==> 07-13 <==
==> flow/design.v <==
`timescale 1ns / 1ps
module EC(
input H0,L0,EC_prev,H1,  
output EC_out,EC_next 
    );
wire w;  
assign w = ~(H0 | L0);
assign EC_next = (w & EC_prev);
assign EC_out = (EC_next & H1);
endmodule
`timescale 1ns / 1ps
module TBC(
input X0,X1,Y0,Y1,  
output H,L  
    );
assign H = ((X0) & (!Y1)) | (X1 & (!Y1)) | (X1 & (!Y0));
assign L = (!X1) & Y1;
endmodule
`timescale 1ns / 1ps
module mux8bit(
input sel,
input [7:0]I1,I0,
output [7:0]Y
    );
assign Y = sel ? I1 : I0;
endmodule
`timescale 1ns / 1ps
module TDS(
input [7:0]P0,P1,P2,
output [7:0]Min,Med,Max
    );
wire [20:0]w;
wire [5:0]EC_next;
wire [8:0]EC_out;
wire [2:0]mux_sel;
wire [7:0]Temp_max,Temp_min_1,Temp_min_2;
TBC TBC_1_MSB_67(.X0(P0[6]),.X1(P0[7]),.Y0(P1[6]),.Y1(P1[7]),.H(w[0]),.L(w[1]));
TBC TBC_1_BITS45(.X0(P0[4]),.X1(P0[5]),.Y0(P1[4]),.Y1(P1[5]),.H(w[2]),.L(w[3]));
TBC TBC_1_BITS23(.X0(P0[2]),.X1(P0[3]),.Y0(P1[2]),.Y1(P1[3]),.H(w[4]),.L(w[5]));
TBC TBC_1_LSB_01(.X0(P0[0]),.X1(P0[1]),.Y0(P1[0]),.Y1(P1[1]),.H(w[6]),.L());
EC EC_1_MSB_45(.H0(w[0]),.L0(w[1]),.EC_prev(1'b1),.H1(w[2]),.EC_next(EC_next[0]),.EC_out(EC_out[0]));
EC EC_1_BITS23(.H0(w[2]),.L0(w[3]),.EC_prev(EC_next[0]),.H1(w[4]),.EC_next(EC_next[1]),.EC_out(EC_out[1]));
EC EC_1_LSB_01(.H0(w[4]),.L0(w[5]),.EC_prev(EC_next[1]),.H1(w[6]),.EC_next(),.EC_out(EC_out[2]));
assign mux_sel[0] = EC_out[0] | EC_out[1] | EC_out[2] | w[0];  
mux8bit m_1_min(.sel(mux_sel[0]),.I1(P1),.I0(P0),.Y(Temp_min_1));
mux8bit m_1_max(.sel(mux_sel[0]),.I1(P0),.I0(P1),.Y(Temp_max));
TBC TBC_2_MSB_67(.X0(Temp_max[6]),.X1(Temp_max[7]),.Y0(P2[6]),.Y1(P2[7]),.H(w[7]),.L(w[8]));
TBC TBC_2_BITS45(.X0(Temp_max[4]),.X1(Temp_max[5]),.Y0(P2[4]),.Y1(P2[5]),.H(w[9]),.L(w[10]));
TBC TBC_2_BITS23(.X0(Temp_max[2]),.X1(Temp_max[3]),.Y0(P2[2]),.Y1(P2[3]),.H(w[11]),.L(w[12]));
TBC TBC_2_LSB_01(.X0(Temp_max[0]),.X1(Temp_max[1]),.Y0(P2[0]),.Y1(P2[1]),.H(w[13]),.L());
EC EC_2_MSB_45(.H0(w[7]),.L0(w[8]),.EC_prev(1'b1),.H1(w[9]),.EC_next(EC_next[2]),.EC_out(EC_out[3]));
EC EC_2_BITS23(.H0(w[9]),.L0(w[10]),.EC_prev(EC_next[2]),.H1(w[11]),.EC_next(EC_next[3]),.EC_out(EC_out[4]));
EC EC_2_LSB_01(.H0(w[11]),.L0(w[12]),.EC_prev(EC_next[3]),.H1(w[13]),.EC_next(),.EC_out(EC_out[5]));
assign mux_sel[1] = EC_out[3] | EC_out[4] | EC_out[5] | w[7];
mux8bit m_2_min(.sel(mux_sel[1]),.I1(P2),.I0(Temp_max),.Y(Temp_min_2));
mux8bit m_2_max(.sel(mux_sel[1]),.I1(Temp_max),.I0(P2),.Y(Max));  
TBC TBC_3_MSB_67(.X0(Temp_min_1[6]),.X1(Temp_min_1[7]),.Y0(Temp_min_2[6]),.Y1(Temp_min_2[7]),.H(w[14]),.L(w[15]));
TBC TBC_3_BITS45(.X0(Temp_min_1[4]),.X1(Temp_min_1[5]),.Y0(Temp_min_2[4]),.Y1(Temp_min_2[5]),.H(w[16]),.L(w[17]));
TBC TBC_3_BITS23(.X0(Temp_min_1[2]),.X1(Temp_min_1[3]),.Y0(Temp_min_2[2]),.Y1(Temp_min_2[3]),.H(w[18]),.L(w[19]));
TBC TBC_3_LSB_01(.X0(Temp_min_1[0]),.X1(Temp_min_1[1]),.Y0(Temp_min_2[0]),.Y1(Temp_min_2[1]),.H(w[20]),.L());
EC EC_3_MSB_45(.H0(w[14]),.L0(w[15]),.EC_prev(1'b1),.H1(w[16]),.EC_next(EC_next[4]),.EC_out(EC_out[6]));
EC EC_3_BITS23(.H0(w[16]),.L0(w[17]),.EC_prev(EC_next[4]),.H1(w[18]),.EC_next(EC_next[5]),.EC_out(EC_out[7]));
EC EC_3_LSB_01(.H0(w[18]),.L0(w[19]),.EC_prev(EC_next[5]),.H1(w[20]),.EC_next(),.EC_out(EC_out[8]));
assign mux_sel[2] = EC_out[6] | EC_out[7] | EC_out[8] | w[14];
mux8bit m_3_min(.sel(mux_sel[2]),.I1(Temp_min_2),.I0(Temp_min_1),.Y(Min));  
mux8bit m_3_max(.sel(mux_sel[2]),.I1(Temp_min_1),.I0(Temp_min_2),.Y(Med));  
endmodule
`timescale 1ns / 1ps
module inexact_filter
# (parameter COUNT= 256) 
(input [7:0] Pixel_in,
input  clk,
output [7:0] Median
);
    reg [7:0]  line_buff1 [COUNT-1:0];
    reg [7:0]  line_buff2 [COUNT-1:0];
    reg [7:0]  R1_Max,R1_Med,R1_Min,R2_Max,R2_Med,R2_Min,Buffer_reg;
    wire [7:0] Min,Max,Med,Last_Max,Last_Med,Last_Min;
    integer i;
    always @(posedge clk)begin
    Buffer_reg <= Pixel_in;
    end
    always @ (posedge clk)
    begin
    line_buff2[COUNT-1] <= Buffer_reg;
    line_buff1[COUNT-1] <= line_buff2[0];
    for ( i=0 ; i<COUNT-1; i=i+1 )
        line_buff2[i] <= line_buff2[i+1];
    for ( i=0 ; i<COUNT-1; i=i+1 )
         line_buff1[i] <= line_buff1[i+1];
    end 
    TDS tds1_1(.P0(line_buff1[0]),.P1(line_buff2[0]),.P2(Buffer_reg),.Min(Min),.Max(Max),.Med(Med));
    always @(posedge clk) begin
    R1_Max <= Max;
    R1_Med <= Med;
    R1_Min <= Min;
    end
    always @(posedge clk) begin
    R2_Max <= R1_Max;
    R2_Med <= R1_Med;
    R2_Min <= R1_Min;
    end
    TDS tds2_1(.P0(Max),.P1(R1_Max),.P2(R2_Max),.Min(Last_Min),.Max(),.Med());
    TDS tds2_2(.P0(Med),.P1(R1_Med),.P2(R2_Med),.Min(),.Max(),.Med(Last_Med));
    TDS tds2_3(.P0(Min),.P1(R1_Min),.P2(R2_Min),.Min(),.Max(Last_Max),.Med());
    TDS tds_f(.P0(Last_Min),.P1(Last_Med),.P2(Last_Max),.Min(),.Max(),.Med(Median));
    endmodule
==> flow/run.sh <==
#!/bin/bash
# the make line also repeats each setting of config.mk as NAME=value (left out here)
make -C /OpenROAD-flow-scripts/flow DESIGN_CONFIG=/design/flow/config.mk WORK_HOME=/design/flow/orfs CLKGATE_MAP_FILE= finish
==> flow/config.mk <==
export PLATFORM = sky130hd
export DESIGN_NAME = inexact_filter
export DESIGN_NICKNAME = inexact_filter
export VERILOG_FILES = /design/flow/design.v
export SDC_FILE = /design/flow/constraint.sdc
export NUM_CORES = 4
export LEC_CHECK = 0
export CAP_MARGIN = 20
export CORE_MARGIN = 2
export CORE_UTILIZATION = 40
export SLEW_MARGIN = 20
==> flow/constraint.sdc <==
create_clock -name core_clock -period 10.7 [get_ports {clk}]
set_input_delay 2.1400 -clock core_clock [delete_from_list [all_inputs] [get_ports {clk}]]
set_output_delay 2.1400 -clock core_clock [all_outputs]
set_load 0.01 [all_outputs]
==> inputs of 10-16, as changes to 07-13 <==
Settings changed: CORE_UTILIZATION 40 to 64, CTS_CLUSTER_SIZE set to 34.
==> flow/constraint.sdc (replaced) <==
create_clock -name core_clock -period 9.03 [get_ports {clk}]
set_input_delay 1.8060 -clock core_clock [delete_from_list [all_inputs] [get_ports {clk}]]
set_output_delay 1.8060 -clock core_clock [all_outputs]
set_load 0.01 [all_outputs]
==> inputs of 01-26, as changes to 07-13 <==
Settings changed: ABC_AREA set to 1, CORE_UTILIZATION 40 to 72, CTS_CLUSTER_DIAMETER set to 385, CTS_CLUSTER_SIZE set to 15, GPL_ROUTABILITY_DRIVEN set to 0, SETUP_SLACK_MARGIN set to 0.71.
==> flow/constraint.sdc (replaced) <==
create_clock -name core_clock -period 4.22 [get_ports {clk}]
set_input_delay 0.8440 -clock core_clock [delete_from_list [all_inputs] [get_ports {clk}]]
set_output_delay 0.8440 -clock core_clock [all_outputs]
set_load 0.01 [all_outputs]
==> notes <==
- 10-16 finished with negative setup slack left. 01-26 failed in clock tree synthesis. 07-13 went through all stages and came out clean.
- Of 10-16 and 07-13, 07-13 has the higher design area (gap 1.4%, measured against 07-13).
- Core utilization: 10-16 is higher than 07-13 (28 points).
- Flip-flop count is the same in 10-16 and 07-13.
- Of 07-13 and 10-16, 10-16 has the higher global-route usage (gap 11 points).
- Clock power: 10-16 is larger than 07-13 (17%).
==> figures <==
Outcome: 07-13 finished clean; 10-16 finished with violations; 01-26 stopped before the end
Failing step: 07-13 -; 10-16 -; 01-26 clock tree synthesis
Layout check failures: 07-13 -; 10-16 negative setup slack; 01-26 -
Final hold vios: 07-13 0; 10-16 0; 01-26 -
# rows: 07-13 172; 10-16 136; 01-26 127
Final core utilization: 07-13 48.83%; 10-16 76.99%; 01-26 -
Met3 capacity usage during global routing: 07-13 3.054%; 10-16 3.779%; 01-26 -
Ratio of layout area to synthesized area: 07-13 1.2122x; 10-16 1.1949x; 01-26 -
Die span in y: 07-13 474.6 um; 10-16 376.1 um; 01-26 351.9 um
Number of non-clock buffers: 07-13 259; 10-16 342; 01-26 -
Area share of the largest cell type after synthesis: 07-13 93.83%; 10-16 93.83%; 01-26 95.36%
Number of clock buffers in the layout: 07-13 550; 10-16 490; 01-26 -
Worst Setup Slack, final: 07-13 0.1262 ns; 10-16 -0.9475 ns; 01-26 -
Power and IR drop assume default switching activity.
